File: constraint.sdc
create_clock -name core_clock -period 16.5 [get_ports {clk}]
set_input_delay 3.3000 -clock core_clock [delete_from_list [all_inputs] [get_ports {clk}]]
set_output_delay 3.3000 -clock core_clock [all_outputs]
set_load 0.01 [all_outputs]
File: config.mk
export PLATFORM = sky130hd
export DESIGN_NAME = FPU_top_level
export DESIGN_NICKNAME = FPU_top_level
export VERILOG_FILES = /design/flow/design.v
export SDC_FILE = /design/flow/constraint.sdc
export NUM_CORES = 4
export LEC_CHECK = 0
export CAP_MARGIN = 20
export CELL_PAD_IN_SITES_GLOBAL_PLACEMENT = 0
export CORE_MARGIN = 2
export CORE_UTILIZATION = 48
export CTS_CLUSTER_DIAMETER = 208
export CTS_CLUSTER_SIZE = 99
export GPL_TIMING_DRIVEN = 1
export MAX_ROUTING_LAYER = met4
export PLACE_DENSITY_LB_ADDON = 0.04
export SETUP_SLACK_MARGIN = -1.64
export SLEW_MARGIN = 20
File: design.v
module ADD_step1
  (
   input  [31:0] floating_point1_in,
   input  [31:0] floating_point2_in,
   output 	 sign_shifted,
   output [25:0] frac_shifted,
   output 	 sign_not_shifted,
   output [25:0] frac_not_shifted,
   output [7:0]  exp_max
   );
   reg  [7:0] 	 unsigned_exp_diff;
   reg 		 cmp_out;  
   wire [31:0] 	 floating_point_shift;
   wire [31:0] 	 floating_point_not_shift;
   reg  [31:0] 	 shifted_floating_point;
   int_compare cmp_exponents (
			      .exp1(floating_point1_in[30:23]), 
			      .exp2(floating_point2_in[30:23]),
			      .u_diff(unsigned_exp_diff),
			      .cmp_out(cmp_out)
			      );
   assign floating_point_shift = cmp_out ? floating_point1_in : floating_point2_in;
   assign floating_point_not_shift = cmp_out ? floating_point2_in : floating_point1_in;
   assign exp_max = cmp_out ? floating_point2_in[30:23] : floating_point1_in[30:23];
   right_shift shift_frac_with_smaller_exp (
	       .fraction({1'b1, floating_point_shift[22:0], 2'b0}),
	       .shift_amount(unsigned_exp_diff),
	       .result(frac_shifted)
	       );
   assign frac_not_shifted = {1'b1, floating_point_not_shift[22:0], 2'b0};
   assign sign_not_shifted = floating_point_not_shift[31];
   assign sign_shifted     = floating_point_shift[31];
endmodule
module ADD_step2
  (
   input  [25:0] frac1,
   input         sign1,
   input  [25:0] frac2,
   input         sign2,
   input  [7:0]  exp_max_in, 
   output        sign_out,
   output [25:0] sum,
   output        carry_out,
   output reg [7:0]  exp_max_out
   );
   reg [26:0] 	 frac1_signed;
   reg [26:0] 	 frac2_signed;
   reg [26:0] 	 sum_signed;
   always_comb begin : exp_max_assignment
      if(sum_signed == 0) exp_max_out = 8'b00000000;
      else exp_max_out = exp_max_in;
   end
   u_to_s change_to_signed1(
			    .sign(sign1),
			    .frac_unsigned(frac1),
			    .frac_signed(frac1_signed)
			    );
   u_to_s change_to_signed2(
			    .sign(sign2),
			    .frac_unsigned(frac2),
			    .frac_signed(frac2_signed)
			    );
  adder_26b add_signed_fracs(
			     .frac1(frac1_signed),
			     .frac2(frac2_signed),
			     .sum(sum_signed),
			     .ovf(carry_out)
			     );
   s_to_u change_to_unsigned(
			     .frac_signed(sum_signed),
			     .sign(sign_out),
			     .frac_unsigned(sum)
			     );
endmodule
module ADD_step3
  (
   input 	 ovf_in,
   input 	 unf_in,
   input 	 dz,  
   input 	 inv,
   input [2:0] 	 frm,
   input [7:0] 	 exponent_max_in,
   input 	 sign_in,
   input [25:0]  frac_in,
   input 	 carry_out,
   output [31:0] floating_point_out,
   output [4:0]  flags
   );
   wire        inexact;
   wire        sign;
   wire [7:0]  exponent;
   wire [22:0] frac;
   assign {sign, exponent, frac} = floating_point_out;
   reg [7:0] exp_minus_shift_amount;
   reg [25:0] shifted_frac;
   reg [7:0]  shifted_amount;
   reg [7:0]  exp_out;
   reg        ovf;
   reg        unf;
   left_shift shift_left (
			  .fraction(frac_in),
			  .result(shifted_frac),
			  .shifted_amount(shifted_amount)
			  );
   subtract SUB (
		 .exp1(exponent_max_in),
		 .shifted_amount(shifted_amount),
		 .result(exp_minus_shift_amount)
		 );
   reg [24:0] round_this;
   always_comb begin
      ovf = 0;
      unf = 0;
      if(carry_out == 1) begin
	 round_this = frac_in[25:1];
	 exp_out    = exponent_max_in + 1;
	 if((exponent_max_in == 8'b11111110) && (~unf_in)) ovf = 1;
      end
      else begin
	 round_this = shifted_frac[24:0];
	 exp_out    = exp_minus_shift_amount;
	 if(({1'b0, exponent_max_in} < shifted_amount) && (~ovf_in)) unf = 1;
      end
   end
   reg [31:0] round_out;
   logic round_flag;
   rounder ROUND (
		  .frm(frm),
		  .sign(sign_in),
		  .exp_in(exp_out),
		  .fraction(round_this),
		  .round_out(round_out),
		  .rounded(round_flag)
		  );
   assign inexact                  = ovf_in | ovf | unf_in | unf | round_flag;
   assign flags                    = {inv, dz, (ovf | ovf_in), (unf | unf_in), inexact};
   assign floating_point_out[31]   = round_out[31];
   assign floating_point_out[30:0] = inv    ? 31'b1111111101111111111111111111111 :
				     ovf_in ? 31'b1111111100000000000000000000000 :
				     ovf    ? 31'b1111111100000000000000000000000 :
				     unf_in ? 31'b0000000000000000000000000000000 :
				     unf    ? 31'b0000000000000000000000000000000 :
				     round_out[30:0];
endmodule
module MUL_step1
  (
   input  [31:0] fp1_in,
   input  [31:0] fp2_in,
   output        sign1,
   output        sign2,
   output [7:0]  exp1,
   output [7:0]  exp2,
   output [25:0] product,
   output        carry_out
   );
   assign sign1 = fp1_in[31];
   assign sign2 = fp2_in[31];
   assign exp1  = fp1_in[30:23];
   assign exp2  = fp2_in[30:23];
   mul_26b MUL (
		.frac_in1({1'b1, fp1_in[22:0], 2'b00}),
		.frac_in2({1'b1, fp2_in[22:0], 2'b00}),
		.frac_out(product),
		.overflow(carry_out)
		);
endmodule  
module MUL_step2
  (
   input        sign1,
   input        sign2,
   input  [7:0] exp1,
   input  [7:0] exp2,
   output       sign_out,
   output [7:0] sum_exp,
   output reg   ovf,
   output reg   unf,
   input        carry
   );
   adder_8b add_EXPs(
		     .carry(carry),
		     .exp1(exp1),
		     .exp2(exp2),
		     .sum(sum_exp),
		     .ovf(ovf),
		     .unf(unf)
		     );
   assign sign_out = sign1 ^ sign2;
endmodule
module int_compare(
	input      [7:0] exp1,
	input      [7:0] exp2,
	output     [7:0] u_diff,
	output reg       cmp_out
);
wire [8:0] u_exp1 = {1'b0, exp1};
wire [8:0] u_exp2 = {1'b0, exp2}; 
reg  [8:0] diff;
assign u_diff = diff[7:0];
always_comb begin 
	diff = u_exp1 - u_exp2;
	case(diff[8]) 
		1'b0: cmp_out = 1'b0;
		1'b1: begin
		      cmp_out = 1'b1; 
		      diff = -diff;
		      end
	endcase
end 
endmodule
module right_shift(
	input      [25:0] fraction,
	input      [7:0]  shift_amount,
	output reg [25:0] result
);
	always_comb begin
		case(shift_amount)
			0 : result = fraction;
			1 : result =  {1'd0, fraction[25:1]}; 
			2 : result =  {2'd0, fraction[25:2]};
			3 : result =  {3'd0, fraction[25:3]};
			4 : result =  {4'd0, fraction[25:4]};
			5 : result =  {5'd0, fraction[25:5]};
			6 : result =  {6'd0, fraction[25:6]};
			7 : result =  {7'd0, fraction[25:7]};
			8 : result =  {8'd0, fraction[25:8]};
			9 : result =  {9'd0, fraction[25:9]};
			10: result = {10'd0, fraction[25:10]}; 
			11: result = {11'd0, fraction[25:11]};
			12: result = {12'd0, fraction[25:12]};
			13: result = {13'd0, fraction[25:13]};
			14: result = {14'd0, fraction[25:14]};
			15: result = {15'd0, fraction[25:15]};
			16: result = {16'd0, fraction[25:16]};
			17: result = {17'd0, fraction[25:17]};
			18: result = {18'd0, fraction[25:18]};
			19: result = {19'd0, fraction[25:19]};
			20: result = {20'd0, fraction[25:20]};
			21: result = {21'd0, fraction[25:21]};
			22: result = {22'd0, fraction[25:22]};
			23: result = {23'd0, fraction[25:23]};
			24: result = {24'd0, fraction[25:24]};
			25: result = {25'd0, fraction[25]};
		   default: result = 26'd0;
	        endcase
	end
endmodule
module u_to_s(
	input             sign,
	input      [25:0] frac_unsigned,
	output reg [26:0] frac_signed
);
always_comb begin
	frac_signed = {1'b0, frac_unsigned};
	if(sign == 1) begin
		frac_signed = -frac_signed;
	end
end
endmodule
module s_to_u(
	input      [26:0] frac_signed,
	output reg        sign,
	output     [25:0] frac_unsigned
);
reg [26:0] rfrac_signed;
assign frac_unsigned = rfrac_signed[25:0];
always_comb begin
        sign = 0;
	rfrac_signed = frac_signed;
	if(frac_signed[26] == 1) begin
		rfrac_signed = -frac_signed;
		sign         = 1;
	end
end
endmodule
module adder_26b(
	input      [26:0] frac1,
	input      [26:0] frac2, 
	output reg [26:0] sum, 
	output reg        ovf
);
always_comb begin 
   sum = frac1 + frac2;
   ovf = 0;
   if(frac1[26] == 1 && frac2[26]== 1 && sum[26] == 0) begin
      ovf = 1;
      sum[26] = 1;
   end
   if(frac1[26] == 0 && frac2[26]== 0 && sum[26] == 1) begin
      ovf = 1;
      sum[26] = 0;
   end
end
endmodule
module mul_26b
(
 input  [25:0] frac_in1,
 input  [25:0] frac_in2,
 output [25:0] frac_out,
 output        overflow
 );
   reg 	[51:0] frac_out_52b;
   assign overflow = frac_out_52b[51];
   assign frac_out = frac_out_52b[50:25];
   always_comb begin : MULTIPLY
      frac_out_52b = frac_in1 * frac_in2;
   end
endmodule   
module adder_8b(
	input carry,
	input [7:0]  exp1,
	input [7:0]  exp2, 
	output [7:0] sum, 
	output 	     ovf,
	output 	     unf
);
   reg [7:0] 	     r_exp1;
   reg [7:0] 	     r_exp2;
   reg [7:0] 	     r_sum;
   always_comb begin
      r_exp1 = exp1 - 8'b10000000;
      r_exp2 = exp2 - 8'b10000000;
      r_sum  = r_exp1 + r_exp2;
   end
   assign sum = (exp1 + exp2) - 8'b10000000;  
   assign ovf = r_sum[7] && ~r_exp1[7] && ~r_exp2[7];
   assign unf = ((carry != 1) || (sum != 8'b11111111)) && (~r_sum[7] && r_exp1[7] && r_exp2[7]);
endmodule
module subtract
(
 input  [7:0] exp1,
 input  [7:0] shifted_amount,
 output [7:0] result
);
   reg [8:0]  u_exp1;
   reg [8:0]  u_shifted_amount;
   reg [8:0]  u_result;
always_comb   begin
   u_exp1           = {1'b0, exp1};
   u_shifted_amount = {1'b0,shifted_amount};
   u_result         = u_exp1 - u_shifted_amount;
end
   assign result = u_result[7:0];
endmodule  
module rounder(
	       input      [2:0]  frm,
	       input 		 sign,
	       input      [7:0]  exp_in,
	       input      [24:0] fraction,
	       output reg [31:0] round_out,
	       output            rounded
	       );
   reg        round_amount;
   localparam RNE = 3'b000;
   localparam RZE = 3'b001;
   localparam RDN = 3'b010;
   localparam RUP = 3'b011;
   localparam RMM = 3'b100;
   always_comb begin
      round_amount = 0;
      if(fraction[24:2] != '1) begin
	 if(frm == RNE) begin
	    if(fraction[1:0] == 2'b11)
	      round_amount = 1;
	 end
	 else if(frm == RZE) begin
	    round_amount = 0;
	 end
	 else if(frm == RDN) begin
	 if(sign == 1 && ((fraction[0] == 1) || (fraction[1] == 1)))
	    round_amount = 1;
	 end
	 else if(frm == RUP) begin
	    if(sign == 0 && ((fraction[0] == 1) || (fraction[1] == 1)))
	      round_amount = 1;
	 end
	 else if(frm == RMM) begin
	    if(fraction[1] == 1)
	      round_amount = 1;
	 end
      end  
   end  
   assign rounded   = round_amount;
   assign round_out = {sign, exp_in, fraction[24:2] + round_amount};
endmodule
module left_shift(
	input      [25:0] fraction,
	output reg [25:0] result,
	output reg [7:0] shifted_amount
);
	always_comb begin
	        result = fraction; 
	        shifted_amount = 0;
		casez(fraction) 
			26'b01????????????????????????: begin result = {fraction[24:0], 1'd0}; shifted_amount = 1;  end
			26'b001???????????????????????: begin result = {fraction[23:0], 2'd0}; shifted_amount = 2;  end
			26'b0001??????????????????????: begin result = {fraction[22:0], 3'd0}; shifted_amount = 3;  end 
			26'b00001?????????????????????: begin result = {fraction[21:0], 4'd0}; shifted_amount = 4;  end
			26'b000001????????????????????: begin result = {fraction[20:0], 5'd0}; shifted_amount = 5;  end
			26'b0000001???????????????????: begin result = {fraction[19:0], 6'd0}; shifted_amount = 6;  end
			26'b00000001??????????????????: begin result = {fraction[18:0], 7'd0}; shifted_amount = 7;  end 
			26'b000000001?????????????????: begin result = {fraction[17:0], 8'd0}; shifted_amount = 8;  end
			26'b0000000001????????????????: begin result = {fraction[16:0], 9'd0}; shifted_amount = 9;  end
			26'b00000000001???????????????: begin result = {fraction[15:0],10'd0}; shifted_amount = 10; end
			26'b000000000001??????????????: begin result = {fraction[14:0],11'd0}; shifted_amount = 11; end
			26'b0000000000001?????????????: begin result = {fraction[13:0],12'd0}; shifted_amount = 12; end
			26'b00000000000001????????????: begin result = {fraction[12:0],13'd0}; shifted_amount = 13; end
			26'b000000000000001???????????: begin result = {fraction[11:0],14'd0}; shifted_amount = 14; end
			26'b0000000000000001??????????: begin result = {fraction[10:0],15'd0}; shifted_amount = 15; end
			26'b00000000000000001?????????: begin result = {fraction[9:0], 16'd0}; shifted_amount = 16; end
			26'b000000000000000001????????: begin result = {fraction[8:0], 17'd0}; shifted_amount = 17; end
			26'b0000000000000000001???????: begin result = {fraction[7:0], 18'd0}; shifted_amount = 18; end
			26'b00000000000000000001??????: begin result = {fraction[6:0], 19'd0}; shifted_amount = 19; end
			26'b000000000000000000001?????: begin result = {fraction[5:0], 20'd0}; shifted_amount = 20; end
			26'b0000000000000000000001????: begin result = {fraction[4:0], 21'd0}; shifted_amount = 21; end
			26'b00000000000000000000001???: begin result = {fraction[3:0], 22'd0}; shifted_amount = 22; end
			26'b000000000000000000000001??: begin result = {fraction[2:0], 23'd0}; shifted_amount = 23; end
			26'b0000000000000000000000001?: begin result = {fraction[1:0], 24'd0}; shifted_amount = 24; end
			26'b00000000000000000000000001: begin result = {fraction[0],   25'd0}; shifted_amount = 25; end
		endcase
	end
endmodule
module FPU_top_level
(
 input 	       clk,
 input 	       nrst,
 input  [31:0] floating_point1,
 input  [31:0] floating_point2,
 input  [2:0]  frm,
 input  [6:0]  funct7,
 output [31:0] floating_point_out,
 output [4:0]  flags
 );
   reg [2:0]   frm2;
   reg [2:0]   frm3;
   reg [6:0]   funct7_2;
   reg [6:0]   funct7_3;
   localparam ADD = 7'b0100000;
   localparam MUL = 7'b0000010;
   reg 	       sign_shifted;
   reg [25:0]  frac_shifted;
   reg 	       sign_not_shifted;
   reg [25:0]  frac_not_shifted;
   reg [7:0]   exp_max;
   reg         mul_sign1;
   reg         mul_sign2;
   reg [7:0]   mul_exp1;
   reg [7:0]   mul_exp2;
   reg [25:0]  product;
   reg         mul_carry_out;
   reg [61:0]  step1_to_step2;
   reg [61:0]  nxt_step1_to_step2;
   reg        add_sign_out;
   reg [25:0] add_sum;
   reg 	      add_carry_out;
   reg [7:0]  add_exp_max;
   reg        mul_sign_out;
   reg [7:0]  sum_exp;
   reg        mul_ovf;
   reg        mul_unf;
   reg        inv;
   reg        inv2;
   reg        inv3;
   reg [37:0] step2_to_step3;
   reg [37:0] nxt_step2_to_step3;
        ADD_step1 addStep1(
			   .floating_point1_in(floating_point1),
			   .floating_point2_in(floating_point2),
			   .sign_shifted(sign_shifted),
			   .frac_shifted(frac_shifted),
			   .sign_not_shifted(sign_not_shifted),
			   .frac_not_shifted(frac_not_shifted),
			   .exp_max(exp_max)
			   );
        MUL_step1 mulStep1(
			   .fp1_in(floating_point1),
			   .fp2_in(floating_point2),
			   .sign1(mul_sign1),
			   .sign2(mul_sign2),
			   .exp1(mul_exp1),
			   .exp2(mul_exp2),
			   .product(product),
			   .carry_out(mul_carry_out)
			   );
   always_comb begin : check_for_invalid_op
      inv = 0;
      if(funct7 == ADD) begin
	 if((floating_point1[30:0] == 31'h7F800000) && 
	    (floating_point2[30:0] == 31'h7F800000) && 
	    (floating_point1[31] ^ floating_point2[31])) begin
	        inv = 1;
	 end
      end
      if(funct7 == MUL) begin
	 if(((floating_point1[30:0] == 31'h00000000)  &&
	     (floating_point2[30:0] == 31'h7F800000)) ||
	    ((floating_point1[30:0] == 31'h7F800000)  &&
	     (floating_point2[30:0] == 31'h00000000))) begin
	        inv = 1;
	 end
      end
   end  
   always_comb begin : select_op_step1to2
      nxt_step1_to_step2 = '0;
      case(funct7)
	ADD: begin
	   nxt_step1_to_step2[61]    = sign_shifted;
	   nxt_step1_to_step2[60:35] = frac_shifted;
	   nxt_step1_to_step2[34]    = sign_not_shifted;
	   nxt_step1_to_step2[33:8]  = frac_not_shifted;
	   nxt_step1_to_step2[7:0]   = exp_max;
	end
	MUL: begin
	   nxt_step1_to_step2[61]    = mul_sign1;
	   nxt_step1_to_step2[60]    = mul_sign2;
           nxt_step1_to_step2[59:52] = mul_exp1;
	   nxt_step1_to_step2[51:44] = mul_exp2;
	   nxt_step1_to_step2[43:18] = product;
	   nxt_step1_to_step2[17]    = mul_carry_out;
	end
      endcase  
   end  
   always_ff @ (posedge clk, negedge nrst) begin : STEP1_to_STEP2
      if(nrst == 0) begin
         frm2           <= 0;
	 step1_to_step2 <= 0;
         funct7_2       <= 0;
	 inv2           <= 0;
      end
      else begin
         frm2           <= frm;
	 step1_to_step2 <= nxt_step1_to_step2;
	 funct7_2       <= funct7;
	 inv2           <= inv;
      end
   end 
	 ADD_step2 add_step2 (
			      .frac1(step1_to_step2[60:35]),     
			      .sign1(step1_to_step2[61]),        
			      .frac2(step1_to_step2[33:8]),      
			      .sign2(step1_to_step2[34]),        
			      .exp_max_in(step1_to_step2[7:0]),  
			      .sign_out(add_sign_out),
			      .sum(add_sum),
			      .carry_out(add_carry_out),
			      .exp_max_out(add_exp_max)
			      );
         MUL_step2 mul_step2 (
			      .sign1(step1_to_step2[61]),    
			      .sign2(step1_to_step2[60]),    
			      .exp1(step1_to_step2[59:52]),  
			      .exp2(step1_to_step2[51:44]),  
			      .sign_out(mul_sign_out),
			      .sum_exp(sum_exp),
			      .ovf(mul_ovf),
			      .unf(mul_unf),
			      .carry(step1_to_step2[17])
			      );
   always_comb begin : select_op_step2to3
      nxt_step2_to_step3 = '0;
      case(funct7_2)
	ADD: begin
	   nxt_step2_to_step3[37:36]= 2'b00;
	   nxt_step2_to_step3[35]   = add_sign_out;
	   nxt_step2_to_step3[34:9] = add_sum;
	   nxt_step2_to_step3[8]    = add_carry_out;
	   nxt_step2_to_step3[7:0]  = add_exp_max;
	end
	MUL: begin
	   nxt_step2_to_step3[37]   = mul_ovf;
       	   nxt_step2_to_step3[36]   = mul_unf;	      
	   nxt_step2_to_step3[35]   = mul_sign_out;
	   nxt_step2_to_step3[34:9] = step1_to_step2[43:18];  
	   nxt_step2_to_step3[8]    = step1_to_step2[17];     
	   nxt_step2_to_step3[7:0]  = sum_exp;
	end
      endcase  
   end  
   always_ff @ (posedge clk, negedge nrst) begin : STEP2_to_STEP3
      if(nrst == 0) begin
	 funct7_3       <= 0;
         step2_to_step3 <= 0;
	 frm3           <= 0;
	 inv3           <= 0;
      end
      else begin
	 funct7_3       <= funct7_2;
	 step2_to_step3 <= nxt_step2_to_step3;
	 frm3           <= frm2;
	 inv3           <= inv2;
      end 
   end  
   reg o;
   always_comb begin
      if((step2_to_step3[7:0] == 8'b11111111) && (step2_to_step3[36] == 1'b0) && (step2_to_step3[8] == 0)) o = 1;
      else o = step2_to_step3[37]; 
   end
   ADD_step3 step3 (
		    .ovf_in(o),
		    .unf_in(step2_to_step3[36]),
		    .dz(1'b0),
		    .inv(inv3),
		    .frm(frm3),
		    .exponent_max_in(step2_to_step3[7:0]),
		    .sign_in(step2_to_step3[35]),
		    .frac_in(step2_to_step3[34:9]),
		    .carry_out(step2_to_step3[8]),
		    .floating_point_out(floating_point_out),
		    .flags(flags)
		    );
 endmodule
File: run.sh
#!/bin/bash
# the make line also repeats each setting of config.mk as NAME=value (left out here)
make -C /OpenROAD-flow-scripts/flow DESIGN_CONFIG=/design/flow/config.mk WORK_HOME=/design/flow/orfs CLKGATE_MAP_FILE= finish
==> results.toml, run 1 <==
# synthesis and place-and-route metrics
[synth]
fa_ha_area_frac = 0.3754
yosys_warnings = 14
async_flop_share = 1.000
synth_cell_types = 96
yosysTopAreaCellShare = 0.2907
synthTopLogicFamily = "adder cells"
ys_sh_mux = 0.01256
ys_sh_aoi = 0.1728
syn_avg_cell_area_um2 = 7.979
syn_nets = 5013
synthFlopType = "dfrtp_1"
ys_cells = 4220
synthCells = 4220
synthSimpleGateAreaFrac = 0.2050
xor_share = 0.04162
edf_count = 0
ys_top_cells_by_area = "fa_1 (29%), ha_1 (8.5%), dfrtp_1 (8.4%)"
ys.flops = 113
syn_area_um2 = 33670
most_common_cell = "inv_1"
yosysTopAreaCell = "fa_1"
ys_chip_area_um2 = 33670
ys_seq_share = 0.08398
common_cells = "inv_1 (637), nand2_1 (518), fa_1 (489)"

[setup_path]
arrival_ns = 12.12
path_depth = 26
critPathBufInv = 8
path_class = "input pin to register"
crit_path_max_fanout = 19
crit_start = "floating_point2[8]"
ff2ff_path_depth = 21
worst_path_max_delay_cell = "clkdlybuf4s50_1"
reg2reg_from = "step1_to_step2[43]$_DFF_PN0_"
r2r_setup_slack_ns = 10.18
max_stage_delay_ns = 0.98
reg2reg_to = "step2_to_step3[4]$_DFF_PN0_"
cp.required_ns = 16.81
cp_common_cell = "fa_1"
end_kind = "register"
startpoint_type = "input pin"
setup.worst_path.end = "step1_to_step2[35]$_DFF_PN0_"
crit_family = "adder cells"

[cts]
cts_max_level = 4
post-cts-setup-buffers = 0
postCtsHoldBufs = 0
cts_tree = "built"
ctsResizeCount = 0
numCtsBuffers = 17
clkSinkCount = 113
cts.root.buffer_cell = "clkbuf_16"
insertion_delay_ns = 0.45
clkTransAtPathRegs_ns = 0.06
clk_path_buf_depth = 2

[placed_design]
dp_hpwl_mm = 88.93
placed_cell_area_um2 = 35590
globalplace.congestion = 0.9920
io_buffer_count = 111

[grt]
grt-ovfl-total = 0
track_usage = 0.3604
grt_pass1_wl_mm = 192.6
antenna_found_initial = 7
grt_pass1_vias = 31760
grt_max_degree = 62

[drt]
wl_per_cell_um = 24.26
ant_nets = 0
drt_iter0_drc = 3018
vias = 31300
drt_wl_total_mm = 123.9
drc = 0
firstDrtPassIters = 6
vias_per_cell = 6.128

[floorplanning]
rows = 97
initCoreUtil = 0.4825
io_pins = 113
chipArea_um2 = 72290
die_w_um = 268.9
dieHeight_um = 268.9
fp.coreArea_um2 = 69790

[final_timing]
slew_viol_final = 0
relSlewSlack = 0.2403
fin_crit_sh = 0.7157
max_freq_mhz = 84.68
setup_viol = 0
fin_crit_ns = 11.81
tightest_slew_ns = 1.135
rsz0062_at_grt = "false"
fin_tns_setup_ns = 0
hold_violations = 0
finClkSkew_ns = 0.01556

[status]
outcome = "complete, no violations"

[cells_and_area]
utilization = 0.5187
fillers = 6849
area_growth_pct = 7.510
num-nets-final = 4942
design_area_um2 = 36200

[hold_path]
min-delay-start = "inv2$_DFF_PN0_"
hp-class = "register to register"
worstHoldEndpoint = "inv3$_DFF_PN0_"
holdPathStages = 0

[run]
warnings = 33
drv_cap = 0
==> layout make-up <==
class                   instances  area, um2  area share
repair buffers                223       1939     0.05357
clock inverters                15      175.2    0.004839
inverters                     642       2410     0.06657
multi-input cells            3152      27230      0.7522
clock buffers                  17      425.4     0.01175
well taps                     940       1176     0.03249
flip-flops and latches        113       2829     0.07815
diodes                          6      15.01   0.0004148
==> stage by stage <==
step	hold WS (ns)	setup WS, ns	std cells
3_3_place_gp	0.3357	4.505	5070
3_5_place_dp	0.3410	4.309	5070
4_1_cts	0.3555	4.780	5102
2_1_floorplan	0.3312	6.325	4220
6_report	0.3532	4.691	5108
5_1_grt	0.3595	4.188	5108
==> metal layers <==
layer | track usage | part of all wire
met1 | 0.4724 | 0.42
met4 | 0.1505 | 0.043
met5 | - | 0
met2 | 0.5595 | 0.46
met3 | 0.05269 | 0.079
==> inputs of run 2 (changes only) <==
CELL_PAD_IN_SITES_GLOBAL_PLACEMENT = unset   (was 0)
CORE_UTILIZATION = 64   (was 48)
CTS_CLUSTER_DIAMETER = 344   (was 208)
CTS_CLUSTER_SIZE = 100   (was 99)
GPL_TIMING_DRIVEN = unset   (was 1)
MAX_ROUTING_LAYER = unset   (was met4)
PLACE_DENSITY = 0.38   (was unset)
PLACE_DENSITY_LB_ADDON = unset   (was 0.04)
SETUP_SLACK_MARGIN = unset   (was -1.64)
TNS_END_PERCENT = 20   (was unset)
clock period = 6.55 ns   (was 16.5 ns; I/O delays follow)
==> run 2 against run 1 <==
The run now fails in 5_1_grt. Die area down 25%. Synthesized cell count unchanged. Synthesized area unchanged.
==> results.toml, run 2 <==
# generated from flow reports
[status]
outcome = "stopped before the end"
lastStage = "5_1_grt"

[synth]
ys_cells = 4220
common_cells = "inv_1 (637), nand2_1 (518), fa_1 (489)"
async_flop_share = 1.000
syn_avg_cell_area_um2 = 7.979
ys.flops = 113
fa_ha_area_frac = 0.3754
ys_chip_area_um2 = 33670
synthCells = 4220
yosysTopAreaCell = "fa_1"
synthTopLogicFamily = "adder cells"
ys_top_cells_by_area = "fa_1 (29%), ha_1 (8.5%), dfrtp_1 (8.4%)"
ys_sh_mux = 0.01256
edf_count = 0
most_common_cell = "inv_1"
xor_share = 0.04162
syn_nets = 5013
ys_seq_share = 0.08398
synth_cell_types = 96
synthFlopType = "dfrtp_1"
ys_sh_aoi = 0.1728
yosysTopAreaCellShare = 0.2907
yosys_warnings = 14
synthSimpleGateAreaFrac = 0.2050
syn_area_um2 = 33670

[cts]
clkSinkCount = 113
cts_max_level = 4
numCtsBuffers = 17
cts.root.buffer_cell = "clkbuf_16"
clk_path_buf_depth = 2

[placed_design]
placed_cell_area_um2 = 39070
globalplace.congestion = 1.048
placed_cells = 5230
dp_hpwl_mm = 97.45
io_buffer_count = 111

[floorplanning]
fp.coreArea_um2 = 52240
io_pins = 113
rows = 84
die_w_um = 233.4
chipArea_um2 = 54460
initCoreUtil = 0.6446
dieHeight_um = 233.4
## run 2: metrics by stage
stage / setup TNS, ns / utilization / worst slack, ns
4_1_cts: -23.65 / 0.8006 / -1.146
3_5_place_dp: -46.81 / 0.7480 / -2.110
3_3_place_gp: -41.29 / 0.7480 / -1.833
2_1_floorplan: -14.08 / - / -0.8860
## run 2: what timing repair did
| item | in CTS |
|---|---|
| hold buffers | 0 |
| pin swaps | 116 |
| resized | 373 |
| setup endpoints to repair | 52 |
| buffers inserted | 120 |
| gates cloned | 16 |
==> inputs of run 3 (changes only) <==
ABC_AREA = 0   (was unset)
CELL_PAD_IN_SITES_GLOBAL_PLACEMENT = 2   (was unset)
CORE_UTILIZATION = 71   (was 64)
CTS_CLUSTER_DIAMETER = unset   (was 344)
CTS_CLUSTER_SIZE = unset   (was 100)
GPL_TIMING_DRIVEN = 0   (was unset)
PLACE_DENSITY = unset   (was 0.38)
SLEW_MARGIN = 30   (was 20)
TNS_END_PERCENT = 60   (was 20)
clock period = 8.52 ns   (was 6.55 ns; I/O delays follow)
==> run 3 against run 2 <==
The flow stops in 3_1_place_gp_skip_io. Synthesized cell count unchanged. Die area down 9.7%. Synthesized area stayed put.
==> results.toml, run 3 <==
# generated from flow reports
[synth]
yosys_warnings = 14
common_cells = "inv_1 (637), nand2_1 (518), fa_1 (489)"
syn_area_um2 = 33670
synthTopLogicFamily = "adder cells"
syn_avg_cell_area_um2 = 7.979
edf_count = 0
synthCells = 4220
xor_share = 0.04162
most_common_cell = "inv_1"
syn_nets = 5013
yosysTopAreaCellShare = 0.2907
ys_chip_area_um2 = 33670
ys_top_cells_by_area = "fa_1 (29%), ha_1 (8.5%), dfrtp_1 (8.4%)"
synthFlopType = "dfrtp_1"
async_flop_share = 1.000
ys_cells = 4220
yosysTopAreaCell = "fa_1"
fa_ha_area_frac = 0.3754
ys_sh_aoi = 0.1728
ys_sh_mux = 0.01256
synthSimpleGateAreaFrac = 0.2050
synth_cell_types = 96
ys.flops = 113
ys_seq_share = 0.08398

[floorplanning]
fp.coreArea_um2 = 46650
dieHeight_um = 221.8
rows = 79
initCoreUtil = 0.7217
die_w_um = 221.8
chipArea_um2 = 49180

[status]
error_line = "[ERROR GPL-0301] Utilization 129.734 % exceeds 100%."
lastStage = "3_1_place_gp_skip_io"
outcome = "stopped before the end"
==> inputs of run 4 (changes only) <==
ABC_AREA = unset   (was 0)
CELL_PAD_IN_SITES_GLOBAL_PLACEMENT = unset   (was 2)
CORE_UTILIZATION = 66   (was 71)
CTS_CLUSTER_SIZE = 39   (was unset)
GPL_TIMING_DRIVEN = unset   (was 0)
HOLD_SLACK_MARGIN = -0.08   (was unset)
SETUP_SLACK_MARGIN = -0.43   (was unset)
SLEW_MARGIN = 20   (was 30)
TNS_END_PERCENT = unset   (was 60)
clock period = 7.18 ns   (was 8.52 ns; I/O delays follow)
==> run 4 against run 3 <==
Synthesized area unchanged. The run fails in 5_1_grt. Die area increased by 7.4%. Synthesized cell count unchanged.
==> results.toml, run 4 <==
# generated from flow reports
[floorplanning]
initCoreUtil = 0.6698
fp.coreArea_um2 = 50270
rows = 82
chipArea_um2 = 52840
io_pins = 113
dieHeight_um = 229.9
die_w_um = 229.9

[cts]
clk_path_buf_depth = 2
cts_max_level = 4
clkSinkCount = 113
cts.root.buffer_cell = "clkbuf_16"
postCtsHoldBufs = 0
numCtsBuffers = 17

[synth]
ys_chip_area_um2 = 33670
synthCells = 4220
ys_sh_mux = 0.01256
syn_avg_cell_area_um2 = 7.979
ys_top_cells_by_area = "fa_1 (29%), ha_1 (8.5%), dfrtp_1 (8.4%)"
yosysTopAreaCell = "fa_1"
most_common_cell = "inv_1"
ys_cells = 4220
synth_cell_types = 96
yosys_warnings = 14
common_cells = "inv_1 (637), nand2_1 (518), fa_1 (489)"
xor_share = 0.04162
syn_area_um2 = 33670
synthSimpleGateAreaFrac = 0.2050
edf_count = 0
synthFlopType = "dfrtp_1"
fa_ha_area_frac = 0.3754
yosysTopAreaCellShare = 0.2907
synthTopLogicFamily = "adder cells"
syn_nets = 5013
ys_seq_share = 0.08398
ys_sh_aoi = 0.1728
ys.flops = 113
async_flop_share = 1.000

[placed_design]
io_buffer_count = 111
globalplace.congestion = 1.013
preCtsSetupSlack_ns = -1.701
dp_hpwl_mm = 97.23

[status]
lastStage = "5_1_grt"
outcome = "stopped before the end"
-- run 4: metrics by stage --
stage / std cells / TNS (ns) / util / cell area [um2]
4_1_cts: 5197 / -10.09 / 0.7933 / 39880
2_1_floorplan: 4220 / -3.631 / - / 34100
3_3_place_gp: 5109 / -30.22 / 0.7611 / 38260
3_5_place_dp: 5109 / -34.48 / 0.7611 / 38260
-- run 4: what timing repair did --
item / CTS
pin swaps: 70
hold endpoints to repair: 0
resized: 192
setup endpoints to repair: 24
buffers inserted: 64
gates cloned: 19
==> inputs of run 5 (changes only) <==
CORE_UTILIZATION = 65   (was 66)
CTS_CLUSTER_SIZE = 54   (was 39)
SETUP_SLACK_MARGIN = -0.38   (was -0.43)
TNS_END_PERCENT = 5   (was unset)
clock period = 6.66 ns   (was 7.18 ns; I/O delays follow)
==> run 5 against run 4 <==
Now fails the layout checks on setup timing. Die area rose by 1.5%. Synthesized area unchanged. Synthesized cell count is the same.
==> results.toml, run 5 <==
# synthesis and place-and-route metrics
[status]
outcome = "finished with violations"
so_faults = "setup timing"

[synth]
fa_ha_area_frac = 0.3754
async_flop_share = 1.000
most_common_cell = "inv_1"
xor_share = 0.04162
edf_count = 0
ys_seq_share = 0.08398
syn_area_um2 = 33670
common_cells = "inv_1 (637), nand2_1 (518), fa_1 (489)"
ys_sh_mux = 0.01256
synth_cell_types = 96
synthSimpleGateAreaFrac = 0.2050
synthFlopType = "dfrtp_1"
ys_cells = 4220
syn_avg_cell_area_um2 = 7.979
ys_chip_area_um2 = 33670
syn_nets = 5013
ys_sh_aoi = 0.1728
ys_top_cells_by_area = "fa_1 (29%), ha_1 (8.5%), dfrtp_1 (8.4%)"
synthTopLogicFamily = "adder cells"
ys.flops = 113
synthCells = 4220
yosys_warnings = 14
yosysTopAreaCellShare = 0.2907
yosysTopAreaCell = "fa_1"

[setup_path]
end_kind = "register"
startpoint_type = "input pin"
crit_path_max_fanout = 4
ff2ff_path_depth = 21
worst_path_max_delay_cell = "fa_1"
crit_start = "floating_point2[21]"
cp_common_cell = "fa_1"
critPathBufInv = 8
setup.worst_path.end = "step1_to_step2[42]$_DFF_PN0_"
max_stage_delay_ns = 0.67
reg2reg_to = "step2_to_step3[4]$_DFF_PN0_"
path_depth = 27
r2r_setup_slack_ns = 0.46
reg2reg_from = "step1_to_step2[44]$_DFF_PN0_"
cp.required_ns = 6.97
arrival_ns = 8.54
crit_family = "adder cells"
path_class = "input pin to register"

[final_timing]
fin_ws_ns = -1.577
fin_crit_sh = 1.237
fin_crit_ns = 8.237
tightest_slew_ns = 1.025
relSlewSlack = 0.3105
max_freq_mhz = 121.4
finClkSkew_ns = 0.01145
setup_viol = 48
hold_violations = 0
rsz0062_at_grt = "true"
slew_viol_final = 0
timing.hold.ws_ns = 0.3557

[drt]
firstDrtPassIters = 7
vias = 34930
ant_nets = 0
wl_per_cell_um = 24.62
drt_iter0_drc = 5341
drt_wl_total_mm = 129.4
drc = 0
diodes = 0
vias_per_cell = 6.647

[cells_and_area]
comb_area_um2 = 27700
num-nets-final = 5355
design_area_um2 = 40100
utilization = 0.7816
regArea_um2 = 2829
fillers = 3473
area_growth_pct = 19.09

[hold_path]
worstHoldEndpoint = "inv3$_DFF_PN0_"
holdPathStages = 0
hp-class = "register to register"
min-delay-start = "inv2$_DFF_PN0_"

[grt]
track_usage = 0.4821
grt_max_degree = 58
grt_pass1_wl_mm = 198.0
grt_pass1_vias = 35140
antenna_found_initial = 3
grt-ovfl-total = 0

[placed_design]
io_buffer_count = 111
preCtsSetupSlack_ns = -1.868
globalplace.congestion = 1.022
dp_hpwl_mm = 97.23
placed_cell_area_um2 = 38860

[floorplanning]
chipArea_um2 = 53640
die_w_um = 231.6
fp.coreArea_um2 = 51300
dieHeight_um = 231.6
io_pins = 113
rows = 83
initCoreUtil = 0.6564

[cts]
cts_tree = "built"
cts_max_level = 4
cts.root.buffer_cell = "clkbuf_16"
clkTransAtPathRegs_ns = 0.06
numCtsBuffers = 17
insertion_delay_ns = 0.44
postCtsHoldBufs = 0
clkSinkCount = 113
clk_path_buf_depth = 2

[run]
drv_cap = 0
warnings = 38
run 5: routing by layer:
| metal | up-vias | track usage | share of wire | wire [um] |
|---|---|---|---|---|
| li1 | 14760 | - | - | - |
| met1 | 16560 | 0.6224 | 0.36 | 46330 |
| met2 | 2818 | 0.7279 | 0.43 | 55630 |
| met3 | 792 | 0.1239 | 0.13 | 17100 |
| met4 | 6 | 0.2973 | 0.079 | 10240 |
| met5 | - | 0 | 0.00060 | 78 |
run 5: per-stage QoR:
step                setup TNS (ns)  cells
finish                      -32.11   5255
global route                -41.80   5255
detailed placement          -41.94   5196
floorplan                   -11.98   4220
CTS                         -27.55   5251
global placement            -38.40   5196
run 5: layout make-up:
cell class                      count  share of cell area
Tap cell                          680             0.02122
Timing Repair Buffer              636              0.1435
Inverter                          642             0.06053
Multi-Input combinational cell   3152              0.6907
Sequential cell                   113             0.07055
Clock inverter                     13            0.002215
Clock buffer                       19             0.01130
run 5: what timing repair did:
action,4_1_cts,5_1_grt
cloned,2,1
buffers inserted,27,6
endpoints found under the hold margin,0,0
resized,76,53
setup endpoints to repair,34,51
pin swaps,37,25
==> inputs of run 6 (changes only) <==
ABC_AREA = 1   (was unset)
CORE_UTILIZATION = 58   (was 65)
CTS_CLUSTER_SIZE = unset   (was 54)
HOLD_SLACK_MARGIN = unset   (was -0.08)
SETUP_SLACK_MARGIN = unset   (was -0.38)
TNS_END_PERCENT = unset   (was 5)
clock period = 7.83 ns   (was 6.66 ns; I/O delays follow)
==> run 6 against run 5 <==
The run now finishes clean. Clock skew is 0.0018 ns lower. Sequential cell count unchanged. First-iteration DRC count down 22%. Final cell count up 24%. Critical path type unchanged. Critical endpoint is now step1_to_step2[38]$_DFF_PN0_. Highest routed layer unchanged.
==> results.toml, run 6 <==
# synthesis and place-and-route metrics
[synth]
ys_top_cells_by_area = "fa_1 (27%), nand2_1 (14%), inv_1 (12%)"
synthCells = 5478
most_common_cell = "nand2_1"
synthFlopType = "dfrtp_1"
synthTopLogicFamily = "adder cells"
fa_ha_area_frac = 0.3551
ys.flops = 113
synthSimpleGateAreaFrac = 0.2867
ys_sh_mux = 0.0002811
common_cells = "nand2_1 (1312), inv_1 (1183), nor2_1 (624)"
syn_area_um2 = 35600
async_flop_share = 1.000
syn_avg_cell_area_um2 = 6.499
ys_sh_aoi = 0.1014
yosysTopAreaCell = "fa_1"
ys_cells = 5478
syn_nets = 6271
xor_share = 0.01894
ys_seq_share = 0.07942
synth_cell_types = 63
edf_count = 0
yosys_warnings = 14
ys_chip_area_um2 = 35600
yosysTopAreaCellShare = 0.2750

[placed_design]
placed_cell_area_um2 = 39610
io_buffer_count = 111
dp_hpwl_mm = 102.5
globalplace.congestion = 1.056

[hold_path]
hp-class = "register to register"
min-delay-start = "frm2[0]$_DFF_PN0_"
worstHoldEndpoint = "frm3[0]$_DFF_PN0_"
holdPathStages = 0

[setup_path]
worst_path_max_delay_cell = "fa_2"
crit_family = "adder cells"
critPathBufInv = 8
setup.worst_path.end = "step1_to_step2[38]$_DFF_PN0_"
cp.required_ns = 8.13
path_class = "input pin to register"
max_stage_delay_ns = 0.60
ff2ff_path_depth = 29
crit_start = "floating_point2[16]"
cp_common_cell = "fa_2"
arrival_ns = 8.02
end_kind = "register"
r2r_setup_slack_ns = 1.95
startpoint_type = "input pin"
path_depth = 27
reg2reg_to = "step2_to_step3[7]$_DFF_PN0_"
crit_path_max_fanout = 6
reg2reg_from = "step1_to_step2[35]$_DFF_PN0_"

[drt]
drt_wl_total_mm = 131.2
firstDrtPassIters = 8
vias_per_cell = 5.802
vias = 37900
drc = 0
ant_nets = 0
diodes = 0
drt_iter0_drc = 4183
wl_per_cell_um = 20.09

[final_timing]
finClkSkew_ns = 0.009628
timing.hold.ws_ns = 0.3534
relSlewSlack = 0.1485
fin_crit_ns = 7.715
max_freq_mhz = 129.6
tightest_slew_ns = 1.269
setup_viol = 0
slew_viol_final = 0
hold_violations = 0
fin_crit_sh = 0.9853

[cells_and_area]
design_area_um2 = 41710
fillers = 5285
area_growth_pct = 17.16
num-nets-final = 6530
utilization = 0.6898

[grt]
grt_max_degree = 66
grt-ovfl-total = 0
grt_pass1_vias = 36240
grt_pass1_wl_mm = 197.9
antenna_found_initial = 1
track_usage = 0.3989

[status]
outcome = "complete, no violations"

[run]
drv_cap = 0
warnings = 35

[floorplanning]
fp.coreArea_um2 = 60470
die_w_um = 251.8
dieHeight_um = 251.8
initCoreUtil = 0.5888
chipArea_um2 = 63380
rows = 90
io_pins = 113

[cts]
cts.root.buffer_cell = "clkbuf_16"
clkSinkCount = 113
numCtsBuffers = 17
clkTransAtPathRegs_ns = 0.06
cts_max_level = 4
insertion_delay_ns = 0.43
clk_path_buf_depth = 2
cts_tree = "built"
==> run 6: repair_timing <==
action,4_1_cts,5_1_grt
setup endpoints to repair,16,22
gates resized,28,257
setup buffers,3,30
cloned,0,10
pin swaps,4,117
hold buffers,0,0
==> run 6: through the flow <==
step,setup TNS [ns],setup slack [ns],cells
3_5_place_dp,-10.19,-0.7024,6458
5_1_grt,-0.1953,-0.06969,6532
2_1_floorplan,0,0.1392,5478
6_report,0,0.1148,6532
4_1_cts,0,0.007735,6493
3_3_place_gp,-8.100,-0.6029,6458
==> run 6: routing by layer <==
metal,global-route usage,vias to the layer above,part of all wire
met2,0.6344,2335,0.45
met4,0.1602,2,0.051
li1,-,17240,-
met3,0.08852,499,0.11
met1,0.5294,17820,0.39
met5,0,-,0.000084
==> run 6: layout make-up <==
cell class	count	area (um2)	area share
Clock inverter	14	202.7	0.004859
Multi-Input combinational cell	3896	27940	0.6699
Clock buffer	18	429.2	0.01029
Timing Repair Buffer	502	4798	0.1150
Inverter	1207	4531	0.1086
Tap cell	782	978.4	0.02346
Sequential cell	113	2828	0.06779
==> inputs of run 7 (changes only) <==
ABC_AREA = 0   (was 1)
CAP_MARGIN = 30   (was 20)
CELL_PAD_IN_SITES_DETAIL_PLACEMENT = 2   (was unset)
CORE_ASPECT_RATIO = 1.28   (was unset)
CORE_MARGIN = 6   (was 2)
CORE_UTILIZATION = 67   (was 58)
CTS_CLUSTER_DIAMETER = 153   (was unset)
CTS_CLUSTER_SIZE = 93   (was unset)
MAX_ROUTING_LAYER = met4   (was unset)
MIN_ROUTING_LAYER = met2   (was unset)
PLACE_DENSITY_LB_ADDON = 0.03   (was unset)
SLEW_MARGIN = 15   (was 20)
clock period = 12.7 ns   (was 7.83 ns; I/O delays follow)
==> run 7 against run 6 <==
The flow now stops in 3_5_place_dp. Synthesized area decreased by 5.4%. Synthesized cell count shrank 23%. Die area decreased by 12%.
==> results.toml, run 7 <==
# generated from flow reports
[floorplanning]
die_w_um = 210.2
chipArea_um2 = 55820
io_pins = 113
fp.coreArea_um2 = 49380
rows = 92
initCoreUtil = 0.6819
dieHeight_um = 265.6

[synth]
ys_sh_aoi = 0.1728
yosysTopAreaCell = "fa_1"
edf_count = 0
ys_top_cells_by_area = "fa_1 (29%), ha_1 (8.5%), dfrtp_1 (8.4%)"
common_cells = "inv_1 (637), nand2_1 (518), fa_1 (489)"
synth_cell_types = 96
synthSimpleGateAreaFrac = 0.2050
ys_seq_share = 0.08398
fa_ha_area_frac = 0.3754
most_common_cell = "inv_1"
synthFlopType = "dfrtp_1"
ys_chip_area_um2 = 33670
syn_nets = 5013
synthCells = 4220
ys.flops = 113
syn_area_um2 = 33670
synthTopLogicFamily = "adder cells"
async_flop_share = 1.000
yosysTopAreaCellShare = 0.2907
yosys_warnings = 14
ys_cells = 4220
syn_avg_cell_area_um2 = 7.979
xor_share = 0.04162
ys_sh_mux = 0.01256

[placed_design]
io_buffer_count = 111
globalplace.congestion = 1.336

[status]
error_line = "Error: detail_place.tcl, 38 bad optional access"
outcome = "stopped before the end"
lastStage = "3_5_place_dp"
[run 7: stage by stage]
stage          setup slack [ns]
3_3_place_gp              1.777
2_1_floorplan             3.285
==> inputs of run 8 (changes only) <==
ABC_AREA = unset   (was 0)
CAP_MARGIN = 20   (was 30)
CELL_PAD_IN_SITES_DETAIL_PLACEMENT = unset   (was 2)
CORE_ASPECT_RATIO = unset   (was 1.28)
CORE_MARGIN = 2   (was 6)
CORE_UTILIZATION = 40   (was 67)
CTS_CLUSTER_DIAMETER = unset   (was 153)
CTS_CLUSTER_SIZE = unset   (was 93)
MAX_ROUTING_LAYER = unset   (was met4)
MIN_ROUTING_LAYER = unset   (was met2)
PLACE_DENSITY_LB_ADDON = unset   (was 0.03)
SLEW_MARGIN = 20   (was 15)
clock period = 15.6 ns   (was 12.7 ns; I/O delays follow)
==> run 8 against run 7 <==
The run now finishes clean. Synthesized area is the same. Die area grew 55%. Synthesized cell count is the same.
==> results.toml, run 8 <==
# synthesis and place-and-route metrics
[status]
outcome = "complete, no violations"

[floorplanning]
chipArea_um2 = 86520
initCoreUtil = 0.4030
io_pins = 113
dieHeight_um = 294.1
fp.coreArea_um2 = 83560
rows = 106
die_w_um = 294.1

[setup_path]
max_stage_delay_ns = 1.15
crit_family = "adder cells"
ff2ff_path_depth = 20
crit_path_max_fanout = 20
arrival_ns = 11.81
setup.worst_path.end = "step1_to_step2[17]$_DFF_PN0_"
reg2reg_from = "step1_to_step2[43]$_DFF_PN0_"
path_depth = 26
cp.required_ns = 15.90
end_kind = "register"
critPathBufInv = 7
reg2reg_to = "step2_to_step3[4]$_DFF_PN0_"
startpoint_type = "input pin"
r2r_setup_slack_ns = 9.02
path_class = "input pin to register"
worst_path_max_delay_cell = "clkdlybuf4s50_1"
crit_start = "floating_point2[0]"
cp_common_cell = "fa_1"

[synth]
ys_top_cells_by_area = "fa_1 (29%), ha_1 (8.5%), dfrtp_1 (8.4%)"
syn_avg_cell_area_um2 = 7.979
common_cells = "inv_1 (637), nand2_1 (518), fa_1 (489)"
most_common_cell = "inv_1"
ys_sh_mux = 0.01256
ys.flops = 113
edf_count = 0
yosys_warnings = 14
syn_area_um2 = 33670
ys_sh_aoi = 0.1728
synthFlopType = "dfrtp_1"
yosysTopAreaCell = "fa_1"
ys_seq_share = 0.08398
yosysTopAreaCellShare = 0.2907
fa_ha_area_frac = 0.3754
ys_cells = 4220
async_flop_share = 1.000
xor_share = 0.04162
synthTopLogicFamily = "adder cells"
synthSimpleGateAreaFrac = 0.2050
syn_nets = 5013
synth_cell_types = 96
ys_chip_area_um2 = 33670
synthCells = 4220

[cts]
postCtsHoldBufs = 0
post-cts-setup-buffers = 0
cts.root.buffer_cell = "clkbuf_16"
cts_max_level = 4
ctsResizeCount = 0
clkSinkCount = 113
cts_tree = "built"
insertion_delay_ns = 0.44
clk_path_buf_depth = 2
clkTransAtPathRegs_ns = 0.07
numCtsBuffers = 17

[hold_path]
min-delay-start = "frm2[2]$_DFF_PN0_"
holdPathStages = 0
worstHoldEndpoint = "frm3[2]$_DFF_PN0_"
hp-class = "register to register"

[drt]
firstDrtPassIters = 8
drt_iter0_drc = 3318
wl_per_cell_um = 22.93
diodes = 0
drt_wl_total_mm = 120.3
routed.top_layer = "met4"
met1_length_mm = 49.77
route.met3.wl_mm = 10.27
drc = 0
vias = 31450
ant_nets = 0
vias_per_cell = 5.993
wl_met2_mm = 55.35

[placed_design]
globalplace.congestion = 0.9605
io_buffer_count = 111
dp_hpwl_mm = 85.72
placed_cell_area_um2 = 35800

[grt]
grt_pass1_wl_mm = 189.0
grt-ovfl-total = 0
track_usage = 0.2810
grt_pass1_vias = 31610
grt_max_degree = 65
antenna_found_initial = 5

[final_timing]
fin_crit_sh = 0.7373
rsz0062_at_grt = "false"
max_freq_mhz = 86.94
fin_crit_ns = 11.50
fin_tns_setup_ns = 0
setup_viol = 0
timing.hold.ws_ns = 0.3378
hold_violations = 0
finClkSkew_ns = 0.01907
slew_viol_final = 0
relSlewSlack = 0.2616
tightest_slew_ns = 1.108

[run]
warnings = 33
drv_cap = 0

[cells_and_area]
regArea_um2 = 2829
num-nets-final = 4947
fillers = 8523
comb_area_um2 = 27230
utilization = 0.4360
area_growth_pct = 8.197
design_area_um2 = 36430
-- run 8: cell type report --
type,instances,area share
Clock buffer,18,0.01205
Clock inverter,14,0.005254
Inverter,642,0.06614
Multi-Input combinational cell,3152,0.7475
Sequential cell,113,0.07765
Tap cell,1080,0.03709
Timing Repair Buffer,228,0.05426
-- run 8: through the flow --
| stage | worst slack [ns] | cells |
|---|---|---|
| 2_1_floorplan | 5.605 | 4220 |
| 3_3_place_gp | 3.886 | 5215 |
| 3_5_place_dp | 3.850 | 5215 |
| 4_1_cts | 4.278 | 5247 |
| 5_1_grt | 3.601 | 5247 |
| 6_report | 4.097 | 5247 |
-- run 8: per-layer routing --
layer,GRT usage,up-vias
met1,0.3757,15480
li1,-,13930
met3,0.04366,348
met5,0,-
met2,0.4564,1688
met4,0.1098,0
==> inputs of run 9 (changes only) <==
CORE_UTILIZATION = 72   (was 40)
HOLD_SLACK_MARGIN = -0.1   (was unset)
MAX_ROUTING_LAYER = met4   (was unset)
clock period = 7.7 ns   (was 15.6 ns; I/O delays follow)
==> run 9 against run 8 <==
Die area decreased by 44%. Synthesized cell count unchanged. The flow now stops in 5_1_grt. Synthesized area is the same.
==> results.toml, run 9 <==
# generated from flow reports
[status]
outcome = "stopped before the end"
lastStage = "5_1_grt"
error_line = "[ERROR GRT-0116] Global routing finished with congestion. Check the congestion regions in the DRC Viewer."

[placed_design]
dp_hpwl_mm = 101.9
globalplace.congestion = 1.154
io_buffer_count = 111
placed_cell_area_um2 = 37710

[synth]
ys_sh_mux = 0.01256
ys_chip_area_um2 = 33670
synthCells = 4220
syn_avg_cell_area_um2 = 7.979
async_flop_share = 1.000
synthSimpleGateAreaFrac = 0.2050
edf_count = 0
yosysTopAreaCell = "fa_1"
most_common_cell = "inv_1"
yosys_warnings = 14
synthFlopType = "dfrtp_1"
ys.flops = 113
synthTopLogicFamily = "adder cells"
ys_seq_share = 0.08398
ys_cells = 4220
syn_nets = 5013
synth_cell_types = 96
fa_ha_area_frac = 0.3754
ys_sh_aoi = 0.1728
common_cells = "inv_1 (637), nand2_1 (518), fa_1 (489)"
xor_share = 0.04162
yosysTopAreaCellShare = 0.2907
ys_top_cells_by_area = "fa_1 (29%), ha_1 (8.5%), dfrtp_1 (8.4%)"
syn_area_um2 = 33670

[floorplanning]
dieHeight_um = 220.3
rows = 79
io_pins = 113
die_w_um = 220.3
chipArea_um2 = 48510
fp.coreArea_um2 = 46360
initCoreUtil = 0.7264

[cts]
cts_max_level = 4
clkSinkCount = 113
clk_path_buf_depth = 2
numCtsBuffers = 17
cts.root.buffer_cell = "clkbuf_16"

[grt]
track_usage = 0.8041
grt-ovfl-total = 128
[run 9: what timing repair did]
action                     4_1_cts
setup endpoints to repair       27
setup buffers                   52
cloned                          20
resized                        188
hold buffers                     0
pin swaps                       80
[run 9: per-stage QoR]
step           cells  TNS [ns]  setup slack, ns  utilization
2_1_floorplan   4220         0         0.004576            -
3_3_place_gp    5002    -17.63           -1.027       0.8134
3_5_place_dp    5002    -22.61           -1.187       0.8134
4_1_cts         5106    -2.615          -0.3066       0.8583
[run 9: layer usage]
layer | overflow | global-route usage
met5 | - | -
met1 | 4 | 0.8088
met2 | 67 | 0.9224
met4 | 53 | 0.7653
met3 | 4 | 0.6652
==> inputs of run 10 (changes only) <==
CORE_UTILIZATION = 66   (was 72)
HOLD_SLACK_MARGIN = unset   (was -0.1)
MAX_ROUTING_LAYER = unset   (was met4)
clock period = 7.21 ns   (was 7.7 ns; I/O delays follow)
==> run 10 against run 9 <==
The run again fails in 5_1_grt. Synthesized cell count is the same. Die area up 8.9%. Synthesized area is the same.
==> results.toml, run 10 <==
# generated from flow reports
[synth]
xor_share = 0.04162
synthFlopType = "dfrtp_1"
synthCells = 4220
ys.flops = 113
async_flop_share = 1.000
ys_cells = 4220
edf_count = 0
syn_avg_cell_area_um2 = 7.979
ys_sh_mux = 0.01256
fa_ha_area_frac = 0.3754
ys_top_cells_by_area = "fa_1 (29%), ha_1 (8.5%), dfrtp_1 (8.4%)"
common_cells = "inv_1 (637), nand2_1 (518), fa_1 (489)"
syn_area_um2 = 33670
yosysTopAreaCell = "fa_1"
most_common_cell = "inv_1"
synthSimpleGateAreaFrac = 0.2050
yosysTopAreaCellShare = 0.2907
ys_sh_aoi = 0.1728
synth_cell_types = 96
syn_nets = 5013
yosys_warnings = 14
ys_seq_share = 0.08398
ys_chip_area_um2 = 33670
synthTopLogicFamily = "adder cells"

[floorplanning]
chipArea_um2 = 52840
rows = 82
fp.coreArea_um2 = 50270
initCoreUtil = 0.6698
io_pins = 113
die_w_um = 229.9
dieHeight_um = 229.9

[cts]
cts.root.buffer_cell = "clkbuf_16"
clk_path_buf_depth = 2
cts_max_level = 4
clkSinkCount = 113
numCtsBuffers = 17

[status]
lastStage = "5_1_grt"
outcome = "stopped before the end"
error_line = "[ERROR GRT-0232] Routing congestion too high. Check the congestion heatmap in the GUI."

[placed_design]
placed_cells = 5107
preCtsSetupSlack_ns = -1.774
placed_cell_area_um2 = 38230
globalplace.congestion = 1.077
io_buffer_count = 111
dp_hpwl_mm = 103.8

[grt]
track_usage = 0.8813
grt-ovfl-total = 480
## run 10: routing by layer
metal	GRT usage	GRT overflow
met5	0.6259	6
met1	0.8751	36
met4	0.8468	166
met3	0.8232	69
met2	0.9748	203
## run 10: timing repair
action | 4_1_cts
pin swaps | 135
endpoints found under the setup margin | 42
gates cloned | 17
setup buffers | 121
gates resized | 329
hold buffers | 0
==> inputs of run 11 (changes only) <==
CAP_MARGIN = 5   (was 20)
CORE_ASPECT_RATIO = 1.15   (was unset)
CORE_UTILIZATION = 69   (was 66)
CTS_CLUSTER_DIAMETER = 258   (was unset)
CTS_CLUSTER_SIZE = 43   (was unset)
MAX_ROUTING_LAYER = met4   (was unset)
PLACE_DENSITY = 0.67   (was unset)
SETUP_SLACK_MARGIN = 1.96   (was unset)
TNS_END_PERCENT = 100   (was unset)
clock period = 7.27 ns   (was 7.21 ns; I/O delays follow)
==> run 11 against run 10 <==
The flow again stops in 5_1_grt. Synthesized area stayed put. Die area is 4.3% lower. Synthesized cell count stayed put.
==> results.toml, run 11 <==
# generated from flow reports
[synth]
synthFlopType = "dfrtp_1"
yosys_warnings = 14
syn_nets = 5013
ys_chip_area_um2 = 33670
yosysTopAreaCellShare = 0.2907
synth_cell_types = 96
ys.flops = 113
edf_count = 0
ys_sh_mux = 0.01256
ys_seq_share = 0.08398
synthSimpleGateAreaFrac = 0.2050
syn_avg_cell_area_um2 = 7.979
yosysTopAreaCell = "fa_1"
most_common_cell = "inv_1"
ys_top_cells_by_area = "fa_1 (29%), ha_1 (8.5%), dfrtp_1 (8.4%)"
async_flop_share = 1.000
common_cells = "inv_1 (637), nand2_1 (518), fa_1 (489)"
ys_cells = 4220
ys_sh_aoi = 0.1728
syn_area_um2 = 33670
fa_ha_area_frac = 0.3754
synthTopLogicFamily = "adder cells"
synthCells = 4220
xor_share = 0.04162

[cts]
postCtsHoldBufs = 0
clkSinkCount = 113
cts.root.buffer_cell = "clkbuf_16"
numCtsBuffers = 17
clk_path_buf_depth = 2
cts_max_level = 4

[status]
outcome = "stopped before the end"
lastStage = "5_1_grt"
error_line = "[ERROR GRT-0116] Global routing finished with congestion. Check the congestion regions in the DRC Viewer."

[placed_design]
io_buffer_count = 111
dp_hpwl_mm = 103.8
globalplace.congestion = 1.081
placed_cell_area_um2 = 38280

[floorplanning]
chipArea_um2 = 50590
initCoreUtil = 0.7001
dieHeight_um = 240.9
rows = 86
io_pins = 113
die_w_um = 210.0
fp.coreArea_um2 = 48100

[grt]
grt-ovfl-total = 93
track_usage = 0.8017
## run 11: per-stage QoR
stage | setup slack (ns) | std cells | setup TNS (ns)
after floorplan | -0.3099 | 4220 | -1.716
after global placement | -1.270 | 5029 | -24.48
after detailed placement | -1.592 | 5029 | -32.76
after CTS | -0.5465 | 5226 | -8.172
## run 11: metal layers
layer,GRT overflow,track usage
met5,-,-
met2,42,0.9435
met1,1,0.7854
met3,2,0.6386
met4,48,0.8087
## run 11: timing repair
action	in CTS
setup endpoints to repair	111
cloned	16
buffers inserted	149
gates resized	598
endpoints found under the hold margin	0
pin swaps	223
==> inputs of run 12 (changes only) <==
ABC_AREA = 1   (was unset)
CAP_MARGIN = 20   (was 5)
CELL_PAD_IN_SITES_GLOBAL_PLACEMENT = 2   (was unset)
CORE_ASPECT_RATIO = unset   (was 1.15)
CORE_UTILIZATION = 71   (was 69)
CTS_CLUSTER_DIAMETER = 197   (was 258)
CTS_CLUSTER_SIZE = 12   (was 43)
GPL_TIMING_DRIVEN = 1   (was unset)
HOLD_SLACK_MARGIN = 0.15   (was unset)
PLACE_DENSITY = unset   (was 0.67)
PLACE_DENSITY_LB_ADDON = 0.2   (was unset)
SETUP_SLACK_MARGIN = 1.84   (was 1.96)
SLEW_MARGIN = 30   (was 20)
TNS_END_PERCENT = 60   (was 100)
clock period = 8.52 ns   (was 7.27 ns; I/O delays follow)
==> run 12 against run 11 <==
Synthesized cell count increased by 30%. Synthesized area grew 5.7%. The flow stops in 3_1_place_gp_skip_io. Die area increased by 2.7%.
==> results.toml, run 12 <==
# generated from flow reports
[floorplanning]
fp.coreArea_um2 = 49860
rows = 82
die_w_um = 227.9
initCoreUtil = 0.7140
chipArea_um2 = 51950
dieHeight_um = 227.9

[synth]
syn_nets = 6271
ys.flops = 113
yosysTopAreaCellShare = 0.2750
syn_avg_cell_area_um2 = 6.499
synthSimpleGateAreaFrac = 0.2867
most_common_cell = "nand2_1"
ys_seq_share = 0.07942
synthCells = 5478
synthFlopType = "dfrtp_1"
ys_cells = 5478
yosysTopAreaCell = "fa_1"
xor_share = 0.01894
async_flop_share = 1.000
ys_sh_mux = 0.0002811
ys_sh_aoi = 0.1014
common_cells = "nand2_1 (1312), inv_1 (1183), nor2_1 (624)"
fa_ha_area_frac = 0.3551
synthTopLogicFamily = "adder cells"
ys_top_cells_by_area = "fa_1 (27%), nand2_1 (14%), inv_1 (12%)"
ys_chip_area_um2 = 35600
edf_count = 0
synth_cell_types = 63
yosys_warnings = 14
syn_area_um2 = 35600

[status]
error_line = "[ERROR FLW-0024] Place density exceeds 1.0 (current PLACE_DENSITY_LB_ADDON =  0.2). Please check if the value of  PLACE_DENSITY_LB_ADDON is between 0 and 0.99."
lastStage = "3_1_place_gp_skip_io"
outcome = "stopped before the end"
